// Circle_Area_Calculator
module Circle_Area_Calculator(clk, rst, radius, area);
  input wire clk, rst;
  input wire [31:0] radius;
  output reg [31:0] area;
  wire [31:0] Square_radius, Result;
  parameter Pi = 32'b01000000010010010000111111010000;
  FloatMultiplier_rounding FM0(.Multiplicand(radius), .Multiplier(radius), .Result(Square_radius));
  FloatMultiplier_rounding FM1(.Multiplicand(Square_radius), .Multiplier(Pi), .Result(Result));
  always @(posedge clk) begin
	if(rst) begin
		area[31:0] <= 1'b0;
	end else begin
		area[31:0] <= Result[31:0];
	end
  end
endmodule
For scale: about 5000 cells after synthesis, roughly 66 I/O pins, about 32000 µm² of cells after synthesis.
clock: 30.4 ns
lec_check: 0
abc_area: 1
cap_margin: 0
core_aspect_ratio: 0.92
core_margin: 2
core_utilization: 72
cts_cluster_diameter: 197
cts_cluster_size: 98
place_density: 0.39
slew_margin: 20
tns_end_percent: 20
run.sh (not shown) runs the stock make flow with config.mk's settings and CLKGATE_MAP_FILE=.
Next try:
- ABC_AREA: 1 -> default
- CAP_MARGIN: 0 -> 20
- CORE_ASPECT_RATIO: 0.92 -> default
- CORE_UTILIZATION: 72 -> 40
- CTS_CLUSTER_DIAMETER: 197 -> default
- CTS_CLUSTER_SIZE: 98 -> default
- PLACE_DENSITY: 0.39 -> default
- TNS_END_PERCENT: 20 -> default
- clock period: 30.4 -> 29.0 ns (I/O delays scaled with it)
=>
- wire length goes up by about a fifth
- non-clock buffer count goes up by 708
- setup slack degrades by 440 ps
- final area came out higher by about a fifth
- synthesized area decreases slightly
- cell count grows by a little under a tenth
- core utilization fell by 26 points
- count of clock-buffer cells in the layout is unchanged
- sequential share of layout area is lower by 0.28 points
- global-route usage drops by 12 points
Next try:
- clock period: 29.0 -> 23.3 ns (I/O delays scaled with it)
Effect: The changed run completed, yet does not pass: setup timing. Global-route usage went up by 2.6 points. Cell count grows by 14%. Cell area came out higher by 17%. Count of clock-buffer cells in the layout is unchanged. Area after synthesis is unchanged. Wire length climbs by 14%.
Next try:
- SETUP_SLACK_MARGIN: default -> 2.34
- clock period: 23.3 -> 29.0 ns (I/O delays scaled with it)
Result: The new run ran to the end with no violations; critical path depth is higher by 6; worst hold slack is better by 1200 ps.


Circle_Area_Calculator again, from the RTL that the note above started with.
clock: 22.1 ns
lec_check: 0
abc_area: 1
cap_margin: 20
core_margin: 2
core_utilization: 72
cts_cluster_diameter: 353
cts_cluster_size: 79
max_routing_layer: met4
place_density_lb_addon: 0.01
slew_margin: 20
The baseline never finished: it broke off in detailed placement (3_5_place_dp).
Next try:
Settings changed: CTS_CLUSTER_DIAMETER 353 to 341, CTS_CLUSTER_SIZE 79 to 81.
Clock period 22.1 ns to 22.3 ns, I/O delays scaled along.
This time the run never finished: it broke off in clock tree synthesis (4_1_cts).
Die size does not change.
Area after synthesis does not change.
Synthesized cell count stays the same.
Next try:
Settings changed: CAP_MARGIN 20 to 10, CTS_CLUSTER_SIZE 81 to 37, PLACE_DENSITY_LB_ADDON 0.01 to not set, SETUP_SLACK_MARGIN set to 5.0.
Clock period 22.3 ns to 27.6 ns, I/O delays scaled along.
The changed run stopped in global routing (5_1_grt).
Die area stays the same.
Area after synthesis stays the same.
Synthesized cell count is unchanged.
Next try:
Settings changed: CAP_MARGIN 10 to 20, CTS_CLUSTER_DIAMETER 341 to not set, CTS_CLUSTER_SIZE 37 to not set, MAX_ROUTING_LAYER met4 to not set, SETUP_SLACK_MARGIN 5.0 to not set.
Clock period 27.6 ns to 17.2 ns, I/O delays scaled along.
What happened: Now the flow did not get past detailed placement (3_5_place_dp), error DPL-0038; die area is unchanged; area after synthesis stays the same; synthesized cell count stays the same.


== run A ==
Starting RTL as in the previous note.
Settings: LEC_CHECK=0, ABC_AREA=1, CAP_MARGIN=35, CORE_ASPECT_RATIO=0.5, CORE_MARGIN=2, CORE_UTILIZATION=72, CTS_CLUSTER_DIAMETER=346, CTS_CLUSTER_SIZE=97, HOLD_SLACK_MARGIN=0.29, PLACE_DENSITY=0.37, SETUP_SLACK_MARGIN=-1.44, SLEW_MARGIN=20, TNS_END_PERCENT=15; clock period 17.9 ns.
Run A: aborted in detailed placement (tool error)
Changes in run B relative to run A:
- a change of CAP_MARGIN from 35 to 20
- a change of CORE_UTILIZATION from 72 to 68
- a deleted CORE_ASPECT_RATIO that had been 0.5
- a deleted HOLD_SLACK_MARGIN that had been 0.29
--- outcome ---
- Each of run A and run B falls short of a clean finish.
- Run A: DPL-0038 in detailed placement -> run aborted
- [run B] final weighted congestion of routability-driven global placement fell about 2.4% relative to run A
- Floorplan row count up 26 in run B wrt run A
- For core box area, dividing the value from run A by the value from run B gives 0.927.
- Compared to run A, run B was floorplanned on a bigger die.
- NOTE die width run A->run B decreased by more than a quarter
- Pre-placement core utilization was higher in the run labelled run A.
- Area share of fa/ha/maj cells after synthesis: run B vs run A identical
[inputs] run C vs run B
- CTS_CLUSTER_SIZE no longer set, was 97
- PLACE_DENSITY no longer set, was 0.37
- MAX_ROUTING_LAYER now met4, previously not set
- TNS_END_PERCENT no longer set, was 15
- CTS_CLUSTER_DIAMETER no longer set, was 346
- SETUP_SLACK_MARGIN no longer set, was -1.44
- the clock period (ns, I/O delays scaled along) now 24.5, was 17.9
==> results <==
Tool error GRT-0232 stopped run C during global routing; no final results. Taking run C over run B, the number of instances in the placed design ratio works out to 0.928. Sort run C and run B by worst-case setup slack after placement, descending, and run C comes first. As far as die area goes, run C and run B are indistinguishable; the numbers are identical. Summary: with run B as the reference, detailed-placement wirelength estimate in run C moved down by more than a quarter. Post-synth design cell area: run C vs run B identical. Diff run C..run B | post-synthesis async set-or-reset flop share | unchanged.
Input changes introduced in run D (baseline for comparison: run C):
- PLACE_DENSITY now 0.37, previously not set
- ABC_AREA no longer set, was 1
- MAX_ROUTING_LAYER no longer set, was met4
- CTS_CLUSTER_SIZE now 97, previously not set
- the clock period (ns, I/O delays scaled along) now 29.6, was 24.5
==> results <==
Run D went all the way through the flow, and no timing, DRC or antenna check failed. Yosys synthesis chip area for run D is lower than for run C. Sort run D and run C by floorplan utilization desc -> top: run D. Run D against run C: synthesized cell count shrank by about 15%; core region area shrank by 1.7%.


== 11-23 ==
Circle_Area_Calculator again, from the RTL that the note above started with.
## Circle_Area_Calculator
module Circle_Area_Calculator(clk, rst, radius, area);
  input wire clk, rst;
  input wire [31:0] radius;
  output reg [31:0] area;
  wire [31:0] Square_radius, Result;
  parameter Pi = 32'b01000000010010010000111111010000;
  FloatMultiplier_rounding FM0(.Multiplicand(radius), .Multiplier(radius), .Result(Square_radius));
  FloatMultiplier_rounding FM1(.Multiplicand(Square_radius), .Multiplier(Pi), .Result(Result));
  always @(posedge clk) begin
	if(rst) begin
		area[31:0] <= 1'b0;
	end else begin
		area[31:0] <= Result[31:0];
	end
  end
endmodule
==> flow/config.mk <==
export PLATFORM = sky130hd
export DESIGN_NAME = Circle_Area_Calculator
export DESIGN_NICKNAME = Circle_Area_Calculator
export VERILOG_FILES = /design/flow/design.v
export SDC_FILE = /design/flow/constraint.sdc
export NUM_CORES = 4
export LEC_CHECK = 0
export CAP_MARGIN = 20
export CELL_PAD_IN_SITES_DETAIL_PLACEMENT = 2
export CORE_MARGIN = 2
export CORE_UTILIZATION = 40
export HOLD_SLACK_MARGIN = 0.14
export SLEW_MARGIN = 20
==> flow/constraint.sdc <==
create_clock -name core_clock -period 30.0 [get_ports {clk}]
set_input_delay 6.0000 -clock core_clock [delete_from_list [all_inputs] [get_ports {clk}]]
set_output_delay 6.0000 -clock core_clock [all_outputs]
set_load 0.01 [all_outputs]
11-23 did not make it past 5_1_grt, where a tool error ended it.
Input changes introduced in 07-24 (baseline for comparison: 11-23):
- setting CTS_CLUSTER_SIZE to 15 for the first time
- removing CELL_PAD_IN_SITES_DETAIL_PLACEMENT (formerly 2)
- removing HOLD_SLACK_MARGIN (formerly 0.14)
- changing CORE_UTILIZATION from 40 to 49
- setting ABC_AREA to 1 for the first time
- setting CTS_CLUSTER_DIAMETER to 59 for the first time
### Flow results
When 07-24 is set beside 11-23, its synthesized-area fraction occupied by and/or/nand/nor cells turns out to be 1.4 points larger.
Changes observed in 07-24 relative to 11-23: portion of the post-synthesis area used by sequential elements comparable, placeable core area fell 15000 um^2, number of cell rows went down 10, yosys-reported design area after synthesis went up, synthesized cell count went up.
Having completed the whole flow, 07-24 delivered a layout that passed the timing, design-rule and antenna checks.
Taking 07-24 over 11-23, the chip area ratio works out to 0.823.
[07-24] tally of unique sky130hd cells used after synthesis fell 37 relative to 11-23


## exp/willow
Starting RTL as in the previous note.
==> flow/design.v (excerpt) <==
module Circle_Area_Calculator(clk, rst, radius, area);
  input wire clk, rst;
  input wire [31:0] radius;
  output reg [31:0] area;
  wire [31:0] Square_radius, Result;
  parameter Pi = 32'b01000000010010010000111111010000;
  FloatMultiplier_rounding FM0(.Multiplicand(radius), .Multiplier(radius), .Result(Square_radius));
  FloatMultiplier_rounding FM1(.Multiplicand(Square_radius), .Multiplier(Pi), .Result(Result));
  always @(posedge clk) begin
	if(rst) begin
		area[31:0] <= 1'b0;
	end else begin
		area[31:0] <= Result[31:0];
	end
  end
endmodule
==> flow/config.mk <==
export PLATFORM = sky130hd
export DESIGN_NAME = Circle_Area_Calculator
export DESIGN_NICKNAME = Circle_Area_Calculator
export VERILOG_FILES = /design/flow/design.v
export SDC_FILE = /design/flow/constraint.sdc
export NUM_CORES = 4
export LEC_CHECK = 0
export CAP_MARGIN = 20
export CORE_MARGIN = 2
export CORE_UTILIZATION = 59
export SLEW_MARGIN = 20
==> flow/constraint.sdc <==
create_clock -name core_clock -period 29.0 [get_ports {clk}]
set_input_delay 5.8000 -clock core_clock [delete_from_list [all_inputs] [get_ports {clk}]]
set_output_delay 5.8000 -clock core_clock [all_outputs]
set_load 0.01 [all_outputs]
exp/willow: flow completed, timing, DRC and antenna clean
Here is what was changed in the inputs of exp/fjord compared with exp/willow.
Settings: CORE_UTILIZATION changed from 59 to 65; the clock period (ns, I/O delays scaled along) changed from 29.0 to 19.6.
--- outcome ---
exp/willow | stages: all done | timing, DRC, antenna: all pass. exp/fjord: it failed during global routing, and the tool reported GRT-0116. Looking at die boundary height, exp/fjord sits 4.6% lower than exp/willow does. In exp/fjord, the cell count after placement came out 914 above the value in exp/willow. Diff exp/fjord..exp/willow | Yosys chip area | unchanged. The post-cts gate resize count reported for exp/fjord is greater than that of exp/willow by 234. exp/fjord reports a lower die area than exp/willow does. Count of buffers added by post-CTS timing repair for setup in exp/fjord vs exp/willow: up 74. Re minimum setup slack after placement: exp/fjord is 6400 ps down on exp/willow. Cell area after placement grows by more than 10% when moving from exp/willow to exp/fjord.
Setup changes, exp/fjord to exp/sierra
Settings: changing CORE_UTILIZATION from 65 to 32; changing the clock period (ns, I/O delays scaled along) from 19.6 to 45.4.
==> comparison <==
exp/sierra went all the way through synthesis, placement and routing and the layout is clean on timing, DRC and antenna.
Reported for exp/sierra and exp/fjord, post-synthesis async set-or-reset flop share turned out identical to the last digit.
Diff exp/fjord -> exp/sierra | global placement routability congestion | decrease of 10%
Diff exp/fjord -> exp/sierra: post-placement cell area down about 25%, instance count after placement with tap cells included lost about 14%, flip-flop and latch count after synthesis comparable.
Summary of exp/sierra over exp/fjord: die height now sits higher; width of the die up 95 um.
Diff exp/sierra..exp/fjord | number of different library cells in the post-synthesis netlist | unchanged
Relative to exp/sierra, the following input files were edited for exp/juniper:
Settings: CORE_UTILIZATION changed from 32 to 58; the clock period (ns, I/O delays scaled along) changed from 45.4 to 19.7.
Results
- No crash in exp/juniper: every stage finished, but the layout fails its final checks due to negative setup slack.
- Diff exp/sierra -> exp/juniper | final cycle utilization of the critical path | increase of 54 points
- Worst setup slack was higher in exp/sierra than in exp/juniper.
- Delta (exp/juniper minus exp/sierra): area of placed instances grew by 11,000 um^2; number of flip-flops and latches did not really move; first-pass GRT wire length grew by 30%; number of antenna violations at the first check in global routing shows an increase of 10; final area grew by 14,000 um^2.
The following lists how exp/indigo was set up differently from exp/juniper:
Settings: TNS_END_PERCENT now 5, previously not set; CORE_UTILIZATION now 50, was 58; the clock period (ns, I/O delays scaled along) now 15.6, was 19.7.
## What came out
exp/indigo ran in full, but the layout does not pass; the checks complain about negative setup slack. exp/juniper → exp/indigo: fraction of area in multi-input gates essentially unchanged, total number of placement rows increased about 8%. From exp/juniper to exp/indigo the numbers moved as follows: clock tree cell share of total cell area has remained practically unchanged, global placement routability congestion up 0.013, maximum fanout along the worst path increased 1. Diff exp/indigo..exp/juniper | final-report hold violation count | unchanged. Against exp/juniper, wire length in exp/indigo came out better. Between exp/juniper and exp/indigo, the sequential fraction of the synthesis area does not differ in any meaningful way.
